try-raven:
## bldc_esc
module bldc_esc #(parameter DATA_WIDTH = 16,parameter debounce = 3)(
  input clk,              		 
  input reset,            		 
  input pwm_en,						 
  input encoder_a,  				 
  input encoder_b,  				 
  input [DATA_WIDTH-1:0] pwm_period,	 
  input [DATA_WIDTH-1:0] period_reference,	 
  input [DATA_WIDTH-1:0] Kp_ext, 
  input [DATA_WIDTH-1:0] Ki_ext, 
  input [DATA_WIDTH-1:0] Kd_ext, 
  input override_internal_pid,		 
  output reg motor_positive,   		 
  output reg motor_negative 			 
);
  reg motor_pwm;
  reg [DATA_WIDTH-1:0] pwm_counter;
  reg [DATA_WIDTH-1:0] pwm_duty_cycle;
  reg [1:0]encoder_state;
  reg [1:0]prev_encoder_state;
  reg [1:0]pwm_direction;
  reg [DATA_WIDTH-1:0] period_speed ; 
  reg [DATA_WIDTH-1:0] speed_ctr;
  reg [DATA_WIDTH-1:0] Kp ;
  reg [DATA_WIDTH-1:0] Ki ;
  reg [DATA_WIDTH-1:0] Kd ;
  reg signed[DATA_WIDTH-1:0] error;
  reg signed[(DATA_WIDTH)-1:0] integral;
  reg signed[DATA_WIDTH-1:0] derivative;
  reg signed [(DATA_WIDTH)-1:0] pid_output;
  reg signed[DATA_WIDTH-1:0] previous_error;
  reg [2:0] encoder_a_shift_reg;
  reg encoder_a_reg;
  reg [2:0] encoder_b_shift_reg;
  reg encoder_b_reg;
 always @(posedge clk or posedge reset) begin
  ...
Size: about 2900 cells after synthesis, ~210 flip-flops, about 24000 sq um of cells after synthesis.
clock: 13.0 ns
lec_check: 0
abc_area: 1
cap_margin: 20
cell_pad_in_sites_detail_placement: 0
cell_pad_in_sites_global_placement: 2
core_margin: 2
core_utilization: 52
max_routing_layer: met5
min_routing_layer: met1
place_density_lb_addon: 0.18
setup_slack_margin: 0.68
slew_margin: 35
run.sh (not shown) runs the stock make flow with config.mk's settings and CLKGATE_MAP_FILE=.
The following lists how try-nickel was set up differently from try-raven:
- MAX_ROUTING_LAYER no longer set, was met5
- CELL_PAD_IN_SITES_DETAIL_PLACEMENT no longer set, was 0
- CELL_PAD_IN_SITES_GLOBAL_PLACEMENT no longer set, was 2
- SETUP_SLACK_MARGIN no longer set, was 0.68
- ABC_AREA no longer set, was 1
- MIN_ROUTING_LAYER no longer set, was met1
- CTS_CLUSTER_SIZE now 100, previously not set
- SLEW_MARGIN now 20, was 35
- PLACE_DENSITY_LB_ADDON no longer set, was 0.18
- PLACE_DENSITY now 0.6, previously not set
- CORE_UTILIZATION now 72, was 52
- the clock period (ns, I/O delays scaled along) now 6.11, was 13.0
### Flow results
- Re max-cap check violation count: no difference whatsoever between try-raven and try-nickel.
- NOTE global-route wire length before repair try-raven->try-nickel increased slightly
- Of try-raven and try-nickel, the run reporting the lower fmax was try-raven.
- Summary: final area, try-nickel worse than try-raven
- [try-nickel] flow finished | final checks: failed | reasons: setup timing
Inputs modified between try-nickel and try-sierra:
- setting PLACE_DENSITY_LB_ADDON to 0.01 for the first time
- removing CTS_CLUSTER_SIZE (formerly 100)
- setting SETUP_SLACK_MARGIN to 1.78 for the first time
- removing PLACE_DENSITY (formerly 0.6)
- changing the clock period (ns, I/O delays scaled along) from 6.11 to 6.17
--- outcome ---
- Each of try-sierra and try-nickel falls short of a clean finish.
- Status try-nickel: flow complete, layout not clean - setup timing
- Although it ran to completion, try-sierra produced a layout that fails the final checks because of setup timing.
- Actual slew at the worst max-slew pin in try-sierra vs try-nickel: up 150 ps
- Compared with try-nickel, in try-sierra layout buffering overhead excluding clock cells higher; DRC violation total after the first TritonRoute iteration up 133; residual antenna-violating net count after detailed routing stayed essentially flat.
- try-sierra: clock-buffer cell count lower than try-nickel

========
Setup of job 7923:
Starting RTL as in the previous note.
export LEC_CHECK = 0
export CAP_MARGIN = 20
export CELL_PAD_IN_SITES_DETAIL_PLACEMENT = 0
export CORE_ASPECT_RATIO = 1.26
export CORE_MARGIN = 2
export CORE_UTILIZATION = 72
export CTS_CLUSTER_DIAMETER = 103
export GPL_ROUTABILITY_DRIVEN = 1
export MAX_ROUTING_LAYER = met4
export MIN_ROUTING_LAYER = met1
export PLACE_DENSITY_LB_ADDON = 0.15
export SETUP_SLACK_MARGIN = 0.8
export SLEW_MARGIN = 20
export TNS_END_PERCENT = 55
create_clock -name core_clock -period 3.6 [get_ports {clk}]
Final checks on job 7923, whose flow otherwise completed, came back failing, citing setup timing.
--- input diff job 7923..job 6235 ---
-- flow/config.mk --
<<< job 7923, line 9
export CELL_PAD_IN_SITES_DETAIL_PLACEMENT = 0
export CORE_ASPECT_RATIO = 1.26
export CORE_MARGIN = 2
export CORE_UTILIZATION = 72
export CTS_CLUSTER_DIAMETER = 103
export GPL_ROUTABILITY_DRIVEN = 1
export MAX_ROUTING_LAYER = met4
export MIN_ROUTING_LAYER = met1
export PLACE_DENSITY_LB_ADDON = 0.15
>>> job 6235, line 9
export CELL_PAD_IN_SITES_DETAIL_PLACEMENT = 0
export CORE_ASPECT_RATIO = 1.26
export CORE_MARGIN = 6
export CORE_UTILIZATION = 65
export CTS_CLUSTER_DIAMETER = 103
export GPL_ROUTABILITY_DRIVEN = 1
export MAX_ROUTING_LAYER = met5
export MIN_ROUTING_LAYER = met1
export PLACE_DENSITY_LB_ADDON = 0.15
==> flow/constraint.sdc <==
create_clock -name core_clock -period 6.92 [get_ports {clk}]
set_input_delay 1.3840 -clock core_clock [delete_from_list [all_inputs] [get_ports {clk}]]
set_output_delay 1.3840 -clock core_clock [all_outputs]
set_load 0.01 [all_outputs]
## What came out
- Job 6235: PASS, flow complete, no timing, DRC or antenna violations
- Between job 6235 and job 7923, the area added between synthesis and finish is higher for job 7923.
- Summary: violation tally from detailed-route iteration zero, job 6235 better than job 7923
- Job 6235 vs. job 7923: largest incremental delay on the critical path decreased 210 ps; minimum hold slack now smaller; wire length of the first global-routing pass saw a decrease.
- Setup WNS job 7923 -> job 6235: better
Input changes introduced in job 3103 (baseline for comparison: job 6235):
-- flow/config.mk --
<<< job 6235, line 9
export CELL_PAD_IN_SITES_DETAIL_PLACEMENT = 0
export CORE_ASPECT_RATIO = 1.26
export CORE_MARGIN = 6
export CORE_UTILIZATION = 65
export CTS_CLUSTER_DIAMETER = 103
export GPL_ROUTABILITY_DRIVEN = 1
>>> job 3103, line 9
export CELL_PAD_IN_SITES_DETAIL_PLACEMENT = 0
export CORE_ASPECT_RATIO = 1.26
export CORE_MARGIN = 2
export CORE_UTILIZATION = 72
export CTS_CLUSTER_DIAMETER = 103
export GPL_ROUTABILITY_DRIVEN = 1
==> flow/constraint.sdc <==
create_clock -name core_clock -period 7.36 [get_ports {clk}]
set_input_delay 1.4720 -clock core_clock [delete_from_list [all_inputs] [get_ports {clk}]]
set_output_delay 1.4720 -clock core_clock [all_outputs]
set_load 0.01 [all_outputs]
- Job 3103 went all the way through synthesis, placement and routing and the layout is clean on timing, DRC and antenna.
- Number of DRC violations after detailed-routing iteration 0 went up by more than 10% going from job 6235 to job 3103.
- Launch point of the critical path = error[4]: job 3103; launch point of the critical path = Kd[4]: job 6235
- Job 6235 → job 3103: worst endpoint required time now larger, number of non-clock buffers now smaller.
- The core utilization in job 3103 sits 6.7 points above the value recorded for job 6235.
- Between job 3103 and job 6235, the clock transition at the register clock pins on the worst setup and hold paths after CTS figures differ only marginally.
### job 3103 -> job 8997
-- flow/config.mk --
<<< job 3103, line 9
export CELL_PAD_IN_SITES_DETAIL_PLACEMENT = 0
export CORE_ASPECT_RATIO = 1.26
export CORE_MARGIN = 2
export CORE_UTILIZATION = 72
export CTS_CLUSTER_DIAMETER = 103
export GPL_ROUTABILITY_DRIVEN = 1
>>> job 8997, line 9
export CELL_PAD_IN_SITES_DETAIL_PLACEMENT = 0
export CORE_ASPECT_RATIO = 1.26
export CORE_MARGIN = 6
export CORE_UTILIZATION = 60
export CTS_CLUSTER_DIAMETER = 103
export GPL_ROUTABILITY_DRIVEN = 1
==> flow/constraint.sdc <==
create_clock -name core_clock -period 3.6 [get_ports {clk}]
set_input_delay 0.7200 -clock core_clock [delete_from_list [all_inputs] [get_ports {clk}]]
set_output_delay 0.7200 -clock core_clock [all_outputs]
set_load 0.01 [all_outputs]
--- outcome ---
Of job 3103 and job 8997, only job 3103 finishes the flow clean.
| via count | job 3103 vs job 8997 | ≈ equal |
There was hardly any difference in post-synthesis cell count between job 8997 and job 3103.
Job 8997 supports a higher top clock frequency than job 3103.
Input changes introduced in job 6225 (baseline for comparison: job 8997):
==> flow/config.mk <==
export PLATFORM = sky130hd
export DESIGN_NAME = bldc_esc
export DESIGN_NICKNAME = bldc_esc
export VERILOG_FILES = /design/flow/design.v
export SDC_FILE = /design/flow/constraint.sdc
export NUM_CORES = 4
export LEC_CHECK = 0
export ABC_AREA = 1
export CAP_MARGIN = 20
export CELL_PAD_IN_SITES_DETAIL_PLACEMENT = 1
export CORE_ASPECT_RATIO = 1.26
export CORE_MARGIN = 6
export CORE_UTILIZATION = 28
export CTS_CLUSTER_DIAMETER = 397
export GPL_ROUTABILITY_DRIVEN = 1
export GPL_TIMING_DRIVEN = 0
export MAX_ROUTING_LAYER = met5
export MIN_ROUTING_LAYER = met2
export PLACE_DENSITY_LB_ADDON = 0.15
export SETUP_SLACK_MARGIN = 0.8
export SLEW_MARGIN = 20
export TNS_END_PERCENT = 55
==> flow/constraint.sdc <==
create_clock -name core_clock -period 4.24 [get_ports {clk}]
set_input_delay 0.8480 -clock core_clock [delete_from_list [all_inputs] [get_ports {clk}]]
set_output_delay 0.8480 -clock core_clock [all_outputs]
set_load 0.01 [all_outputs]
- Completing all stages was not enough for job 6225: its layout failed the final checks because of setup timing.
- Comparing job 8997 and job 6225, the higher first-pass GRT wire length is on job 6225.
- Re register-to-register slack: job 8997 and job 6225 aren't equal, and the lower value belongs to job 8997.
- In job 6225 relative to job 8997, number of signal-net inverters in the final layout had gone up by more than half.
- Compared with job 8997, job 6225 shows met3 routing resource usage after global routing higher by 28 points.
